==> flow/design.v <==
package cordic_pkg;
    localparam int XY_W = 16;
    localparam int ANGLE_W = 32;
    localparam int MAX_ITER = 32;  
    localparam logic signed [31:0] ANG_PI = 32'sh8000_0000;
    localparam logic signed [31:0] ANG_PI_2 = 32'sh4000_0000;
    localparam logic signed [15:0] KINV_Q15 = 16'sd19898;  
    localparam int KINV_SHIFT = 15;
    localparam real PI = 3.14159265358979323846;
    function automatic logic signed [MAX_ITER-1:0] atan_lut(input int unsigned idx);
        case (idx)
          0: atan_lut = 32'sh2000_0000;
          1: atan_lut = 32'sh12E4_051D;
          2: atan_lut = 32'sh09FB_385B;
          3: atan_lut = 32'sh0511_11D4;
          4: atan_lut = 32'sh028B_0D43;
          5: atan_lut = 32'sh0145_77E1;
          6: atan_lut = 32'sh00A2_EC1E;
          7: atan_lut = 32'sh0051_F155;
          8: atan_lut = 32'sh0028_F953;
          9: atan_lut = 32'sh0014_7E6E;
          10: atan_lut = 32'sh000A_7CC8;
          11: atan_lut = 32'sh0005_3E64;
          12: atan_lut = 32'sh0002_9F32;
          13: atan_lut = 32'sh0001_4F99;
          14: atan_lut = 32'sh0000_A7CC;
          15: atan_lut = 32'sh0000_53E6;
          default: atan_lut = 32'sd0;
        endcase
    endfunction
endpackage
module cordic_stage #(
    parameter int XYI = 19,
    parameter int ANGLE_W = 32,
    parameter int I = 0,
    parameter logic MODE = 1'b0  
)(
    input logic clk,
    input logic rst_n,
    input logic ce,
    input logic signed [XYI:0] x_in,
    input logic signed [XYI:0] y_in,
    input logic signed [ANGLE_W-1:0] z_in,
    output logic signed [XYI:0] x_out,
    output logic signed [XYI:0] y_out,
    output logic signed [ANGLE_W-1:0] z_out
);
    typedef enum logic {MODE_ROT = 1'b0, MODE_VEC = 1'b1} cordic_mode_e;
    logic signed [XYI:0] x_shr;
    logic signed [XYI:0] y_shr;
    logic signed [ANGLE_W-1:0] atan_i;
    logic dir;
    always_comb begin
        x_shr = x_in >>> I;
        y_shr = y_in >>> I;
        atan_i = $signed(cordic_pkg::atan_lut(I));
        dir = (MODE == MODE_ROT) ? z_in[ANGLE_W-1] : y_in[XYI];
    end
    always_ff @(posedge clk or negedge rst_n) begin
        if (!rst_n) begin
            x_out <= '0;
            y_out <= '0;
            z_out <= '0;
        end else if (ce) begin
            if (MODE == MODE_ROT) begin
                x_out <= dir ? (x_in + y_shr) : (x_in - y_shr);
                y_out <= dir ? (y_in - x_shr) : (y_in + x_shr);
                z_out <= dir ? (z_in + atan_i) : (z_in - atan_i);
            end else begin
                x_out <= dir ? (x_in - y_shr) : (x_in + y_shr);
                y_out <= dir ? (y_in + x_shr) : (y_in - x_shr);
                z_out <= dir ? (z_in - atan_i) : (z_in + atan_i);
            end
        end
      end
endmodule
module cordic_preproc #(
  parameter int XY_W = 16,
  parameter int XYI = 19,
  parameter int ANGLE_W = 32
)(
  input logic clk,
  input logic rst_n,
  input logic ce,
  input logic load,
  input logic signed [XY_W-1:0] x_in,
  input logic signed [XY_W-1:0] y_in,
  input logic [ANGLE_W-1:0] angle_in,
  output logic signed [XYI:0] x0,
  output logic signed [XYI:0] y0,
  output logic signed [ANGLE_W-1:0] z0
);
  logic signed [ANGLE_W-1:0] ang_s;
  logic [1:0] quadrant;
  logic signed [XYI:0] x_ext, y_ext;
  always_comb begin
    ang_s = $signed(angle_in);
    quadrant = ang_s[ANGLE_W-1 -: 2];
    x_ext = {{(XYI-XY_W+1){x_in[XY_W-1]}}, x_in};
    y_ext = {{(XYI-XY_W+1){y_in[XY_W-1]}}, y_in};
  end
  always_ff @(posedge clk or negedge rst_n) begin
    if (!rst_n) begin
      x0 <= '0;
      y0 <= '0;
      z0 <= '0;
    end else if (ce) begin
      if (load) begin
        unique case (quadrant)
          2'b00, 2'b11: begin
            x0 <= x_ext;
            y0 <= y_ext;
            z0 <= ang_s;
          end
          2'b01: begin
            x0 <= -y_ext;
            y0 <= x_ext;
            z0 <= ang_s - $signed(cordic_pkg::ANG_PI_2);
          end
          2'b10: begin
            x0 <= y_ext;
            y0 <= -x_ext;
            z0 <= ang_s + $signed(cordic_pkg::ANG_PI_2);
          end
        endcase
      end
    end
  end
endmodule
module cordic_rotator #(
    parameter int XY_W = 16,
    parameter int ANGLE_W = 32,
    parameter int ITER = 16,
    parameter int GUARD = 3,
    parameter int GAIN_COMP = 0
)(
    input logic clk,
    input logic rst_n,
    input logic in_valid,
    output logic in_ready,
    input logic signed [XY_W-1:0] x_start,
    input logic signed [XY_W-1:0] y_start,
    input logic signed [ANGLE_W-1:0] angle,
    output logic out_valid,
    input logic out_ready,
    output logic signed [XY_W-1:0] cosine,
    output logic signed [XY_W-1:0] sine
);
    logic stall;
    logic accept;
    assign stall = out_valid && !out_ready;
    assign in_ready = !stall;
    assign accept = in_valid && in_ready;
    logic [ITER:0] vld;
    always_ff @(posedge clk or negedge rst_n) begin
        if (!rst_n) begin
            vld <= '0;
        end else if (!stall) begin
            vld <= {vld[ITER-1:0], accept};
        end
    end
    assign out_valid = vld[ITER];
    localparam int XYI = XY_W + GUARD;
    logic signed [XYI:0] x0;
    logic signed [XYI:0] y0;
    logic signed [ANGLE_W-1:0] z0;
    cordic_preproc #(
        .XY_W(XY_W),
        .XYI(XYI),
        .ANGLE_W(ANGLE_W)
    ) u_preproc (
        .clk(clk),
        .rst_n(rst_n),
        .ce(!stall),
        .load(accept),
        .x_in(x_start),
        .y_in(y_start),
        .angle_in(angle),
        .x0(x0),
        .y0(y0),
        .z0(z0)
    );
    logic signed [XYI:0] x_pipe [0:ITER];
    logic signed [XYI:0] y_pipe [0:ITER];
    logic signed [ANGLE_W-1:0] z_pipe [0:ITER];
    assign x_pipe[0] = x0;
    assign y_pipe[0] = y0;
    assign z_pipe[0] = z0;
    genvar i;
    generate
        for (i = 0; i < ITER; i++) begin : STG
            cordic_stage #(
                .XYI(XYI),
                .ANGLE_W(ANGLE_W),
                .I(i),
                .MODE(1'b0) 
            ) u_stage (
                .clk(clk),
                .rst_n(rst_n),
                .ce(!stall),
                .x_in(x_pipe[i]),
                .y_in(y_pipe[i]),
                .z_in(z_pipe[i]),
                .x_out(x_pipe[i+1]),
                .y_out(y_pipe[i+1]),
                .z_out(z_pipe[i+1])
            );
         end
    endgenerate
    logic signed [XYI:0] cos_raw, sin_raw;
    assign cos_raw = x_pipe[ITER];
    assign sin_raw = y_pipe[ITER];
    localparam int MULT_W = (XYI+1) + 16;
    logic signed [MULT_W-1:0] cos_prod, sin_prod;
    logic signed [XYI:0] cos_sc, sin_sc;
    always_comb begin
        cos_prod = $signed(cos_raw) * $signed(cordic_pkg::KINV_Q15);
        sin_prod = $signed(sin_raw) * $signed(cordic_pkg::KINV_Q15);
        cos_sc = $signed(cos_prod >>> cordic_pkg::KINV_SHIFT);
        sin_sc = $signed(sin_prod >>> cordic_pkg::KINV_SHIFT);
    end
    logic signed [XYI:0] cos_sel, sin_sel;
    always_comb begin
      if (GAIN_COMP) begin
        cos_sel = cos_sc;
        sin_sel = sin_sc;
      end else begin
        cos_sel = cos_raw;
        sin_sel = sin_raw;
      end
    end
    assign cosine = cos_sel[XY_W-1:0];
    assign sine = sin_sel[XY_W-1:0];
endmodule
module cordic_rot_top (
    input logic clk,
    input logic rst_n,
    input logic in_valid,
    output logic in_ready,
    input logic signed [15:0] x_start,
    input logic signed [15:0] y_start,
    input logic signed [31:0] angle,
    output logic out_valid,
    input logic out_ready,
    output logic signed [15:0] cosine,
    output logic signed [15:0] sine
);
    cordic_rotator #(
        .XY_W(16),
        .ANGLE_W(32),
        .ITER(16),
        .GUARD(3),
        .GAIN_COMP(1)
    ) u_rot (
        .clk(clk),
        .rst_n(rst_n),
        .in_valid(in_valid),
        .in_ready(in_ready),
        .x_start(x_start),
        .y_start(y_start),
        .angle(angle),
        .out_valid(out_valid),
        .out_ready(out_ready),
        .cosine(cosine),
        .sine(sine)
    );
endmodule
clock: 6.81 ns
lec_check: 0
abc_area: 1
cap_margin: 20
cell_pad_in_sites_detail_placement: 0
core_margin: 2
core_utilization: 72
cts_cluster_diameter: 28
cts_cluster_size: 13
gpl_timing_driven: 1
place_density_lb_addon: 0.23
setup_slack_margin: 1.54
slew_margin: 20
tns_end_percent: 75
run.sh (not shown) runs the stock make flow with config.mk's settings and CLKGATE_MAP_FILE=.
The baseline finished but failed the layout checks on negative setup slack.
Next try:
- CTS_CLUSTER_DIAMETER: 28 -> 29
Result:
- The new run completed and failed the layout checks on negative setup slack
- global-route usage hardly moves
- die size does not change
- wire length stays flat
- fmax stays flat
- worst setup slack gets worse by 0.0085 ns
- clock skew falls by 0.025 ns
Next try:
- ABC_AREA: 1 -> default
- CELL_PAD_IN_SITES_DETAIL_PLACEMENT: 0 -> default
- CTS_CLUSTER_DIAMETER: 29 -> 355
- CTS_CLUSTER_SIZE: 13 -> 20
- GPL_TIMING_DRIVEN: 1 -> default
- PLACE_DENSITY_LB_ADDON: 0.23 -> 0.0
- SETUP_SLACK_MARGIN: 1.54 -> default
- TNS_END_PERCENT: 75 -> default
- clock period: 6.81 -> 3.46 ns (I/O delays scaled with it)
Now the flow aborted during global routing (GRT-0232).
Synthesized area shrinks by 15%.
Die size decreases by 15%.
Synthesized cell count went down by 32%.
Next try:
- CTS_CLUSTER_DIAMETER: 355 -> default
- CTS_CLUSTER_SIZE: 20 -> 23
- PLACE_DENSITY_LB_ADDON: 0.0 -> default
- clock period: 3.46 -> 6.07 ns (I/O delays scaled with it)
Result:
- The new run reached the layout checks and failed them: negative setup slack
- area after synthesis stays the same
- die area is unchanged
- synthesized cell count is unchanged
Next try:
- ABC_AREA: default -> 1
- CTS_CLUSTER_SIZE: 23 -> default
- PLACE_DENSITY_LB_ADDON: default -> 0.2
- clock period: 6.07 -> 5.94 ns (I/O delays scaled with it)
Effect: The changed run finished but failed the layout checks on negative setup slack; setup slack improves by 0.51 ns; non-clock buffer count came out higher by 104; global-route usage increases by 6.1 points; cell area is higher by about 18%; wire length went up by about 40%; die area climbs by 18%; hold slack loses 0.047 ns; register-to-register slack gains 1.2 ns.
Next try:
- ABC_AREA: 1 -> default
- CTS_CLUSTER_DIAMETER: default -> 94
- CTS_CLUSTER_SIZE: default -> 23
- PLACE_DENSITY_LB_ADDON: 0.2 -> 0.27
- SETUP_SLACK_MARGIN: default -> 1.2
- TNS_END_PERCENT: default -> 50
- clock period: 5.94 -> 4.29 ns (I/O delays scaled with it)
Result: The new run completed, yet does not pass: negative setup slack. Core utilization came out higher by 3.2 points. Cell area shrinks by 12%. Global-route usage went down by 4.0 points. Hold slack is worse by 0.18 ns. Critical path depth goes down by 1.


RTL: the design.v shown in full above, as it stands there.
Settings: LEC_CHECK=0, CAP_MARGIN=15, CORE_MARGIN=2, CORE_UTILIZATION=72, SETUP_SLACK_MARGIN=1.45, SLEW_MARGIN=20; clock period 5.94 ns.
The baseline produced a layout that fails on negative setup slack.
Rerun with:
CAP_MARGIN = 20   (was 15)
CORE_UTILIZATION = 40   (was 72)
SETUP_SLACK_MARGIN = unset   (was 1.45)
clock period = 8.39 ns   (was 5.94 ns; I/O delays follow)
This time the run ran to the end with no violations.
Worst setup slack improved by 2.0 ns.
Via count decreases by 9.8%.
Die size increases by 79%.
Clock-buffer cell count increases by 50.
Synthesized cell count is unchanged.
Rerun with:
CORE_UTILIZATION = 63   (was 40)
Result: This time the run finished but fails on negative setup slack; routed wire length rose by about 6%; final area fell by about 1.5%; cell count fell by about 8%.
Rerun with:
CAP_MARGIN = 15   (was 20)
CORE_UTILIZATION = 72   (was 63)
CTS_CLUSTER_DIAMETER = 27   (was unset)
CTS_CLUSTER_SIZE = 43   (was unset)
HOLD_SLACK_MARGIN = -0.1   (was unset)
SETUP_SLACK_MARGIN = 0.92   (was unset)
clock period = 7.06 ns   (was 8.39 ns; I/O delays follow)
What happened:
- The changed run finished but failed the layout checks on negative setup slack
- non-clock buffer count grows by 160
- via count is higher by 8.3%
- area after synthesis is unchanged
- worst setup slack gets worse by 0.95 ns
- cell count increases by 1.2%
- synthesized cell count stays the same
- core utilization went up by 15 points
Rerun with:
CAP_MARGIN = 20   (was 15)
CORE_UTILIZATION = 40   (was 72)
CTS_CLUSTER_DIAMETER = unset   (was 27)
CTS_CLUSTER_SIZE = unset   (was 43)
HOLD_SLACK_MARGIN = unset   (was -0.1)
SETUP_SLACK_MARGIN = unset   (was 0.92)
clock period = 8.5 ns   (was 7.06 ns; I/O delays follow)
Now the flow finished with timing, DRC and antenna clean.
Synthesized area does not change.
Sequential share of layout area went up by 1.1 points.
Routed wire length went down by about 14%.
Final cell count went up by 7.6%.


run A:
// cordic_rot_top: RTL as listed in full above, without the edits since
make LEC_CHECK=0 ABC_AREA=1 CAP_MARGIN=15 CORE_MARGIN=2 CORE_UTILIZATION=72 CTS_CLUSTER_DIAMETER=154 PLACE_DENSITY_LB_ADDON=0.2 SETUP_SLACK_MARGIN=-0.42 SLEW_MARGIN=20 TNS_END_PERCENT=5 finish   # period 5.94 ns
In run A the implementation completed, yet the final layout does not meet the checks, the culprit being setup timing.
The following lists how run B was set up differently from run A:
- swapping -0.42 for 1.47 in SETUP_SLACK_MARGIN
- clearing PLACE_DENSITY_LB_ADDON, which used to be 0.2
- clearing ABC_AREA, which used to be 1
- swapping 15 for 20 in CAP_MARGIN
- clearing TNS_END_PERCENT, which used to be 5
- swapping 154 for 79 in CTS_CLUSTER_DIAMETER
- swapping 5.94 for 4.99 in the clock period (ns, I/O delays scaled along)
To summarise run B: no stage aborted, but the layout did not pass its checks, failing on setup timing. Of run A and run B, the run reporting the lower worst hold slack was run B. As of run B, total cell area reported by yosys after synthesis had fallen by more than 10% compared to run A. Taking run A as the reference, in run B total wire length shows a reduction of 11%. From run A to run B the numbers moved as follows: total of clock buffers placed in the layout has decreased; part of the cycle the worst path needs has increased; buffer count from post-CTS setup fixing has increased; floorplan die area has decreased; amount of wire on met2 after detailed routing has decreased.
Edits applied to the flow inputs when going from run B to run C:
- PLACE_DENSITY_LB_ADDON now 0.25, previously not set
- SLEW_MARGIN now 35, was 20
- SETUP_SLACK_MARGIN no longer set, was 1.47
- CTS_CLUSTER_DIAMETER now 355, was 79
- CTS_CLUSTER_SIZE now 20, previously not set
- the clock period (ns, I/O delays scaled along) now 3.24, was 4.99
## What came out
- Run C never completed, since it errored out during 5_1_grt.
- Changes observed in run C relative to run B: number of CTS-inserted buffers down 72; post-synthesis share of cell area spent on xor and xnor gates barely changed.
- Sort run B and run C by number of buffers added to fix hold violations after cts asc -> top: run B
- Run C against run B: worst slack after detailed placement now smaller; number of buffers inserted to repair setup after CTS has increased; die size closely matched the old numbers; number of instances in the placed design rose by about 11%.
- Summary of run C over run B: H-tree level count shrank by 1; area reported by Yosys stat held steady.
> inputs changed (run C -> run D)
- swapping 72 for 40 in CORE_UTILIZATION
- swapping 35 for 20 in SLEW_MARGIN
- putting GPL_TIMING_DRIVEN at 0 where nothing was set
- clearing CTS_CLUSTER_SIZE, which used to be 20
- putting MAX_ROUTING_LAYER at met4 where nothing was set
- putting CORE_ASPECT_RATIO at 0.61 where nothing was set
- clearing PLACE_DENSITY_LB_ADDON, which used to be 0.25
- clearing CTS_CLUSTER_DIAMETER, which used to be 355
- swapping 3.24 for 8.5 in the clock period (ns, I/O delays scaled along)
### Flow results
Run D | stages: all done | timing, DRC, antenna: all pass. Tool error GRT-0116 stopped run C during 5_1_grt; no final results. Changes observed in run D relative to run C: register area share after synthesis neither gained nor lost much; total of cells resized after clock tree synthesis dropped about 90%; core region area rose about 80%; number of hold-repair buffers added at the cts stage now sits lower. The die area in run D is 1.8 times that in run C. Re cell area after synthesis: no difference whatsoever between run D and run C. [run D] post-CTS setup buffer count fell about 90% relative to run C. As of run D, vertical die size had risen by a few percent compared to run C. Summary — total clock buffers created by CTS, run D relative to run C: higher, by 52. Measured against each other, run D and run C differ in port buffer count, the higher figure coming from run C.
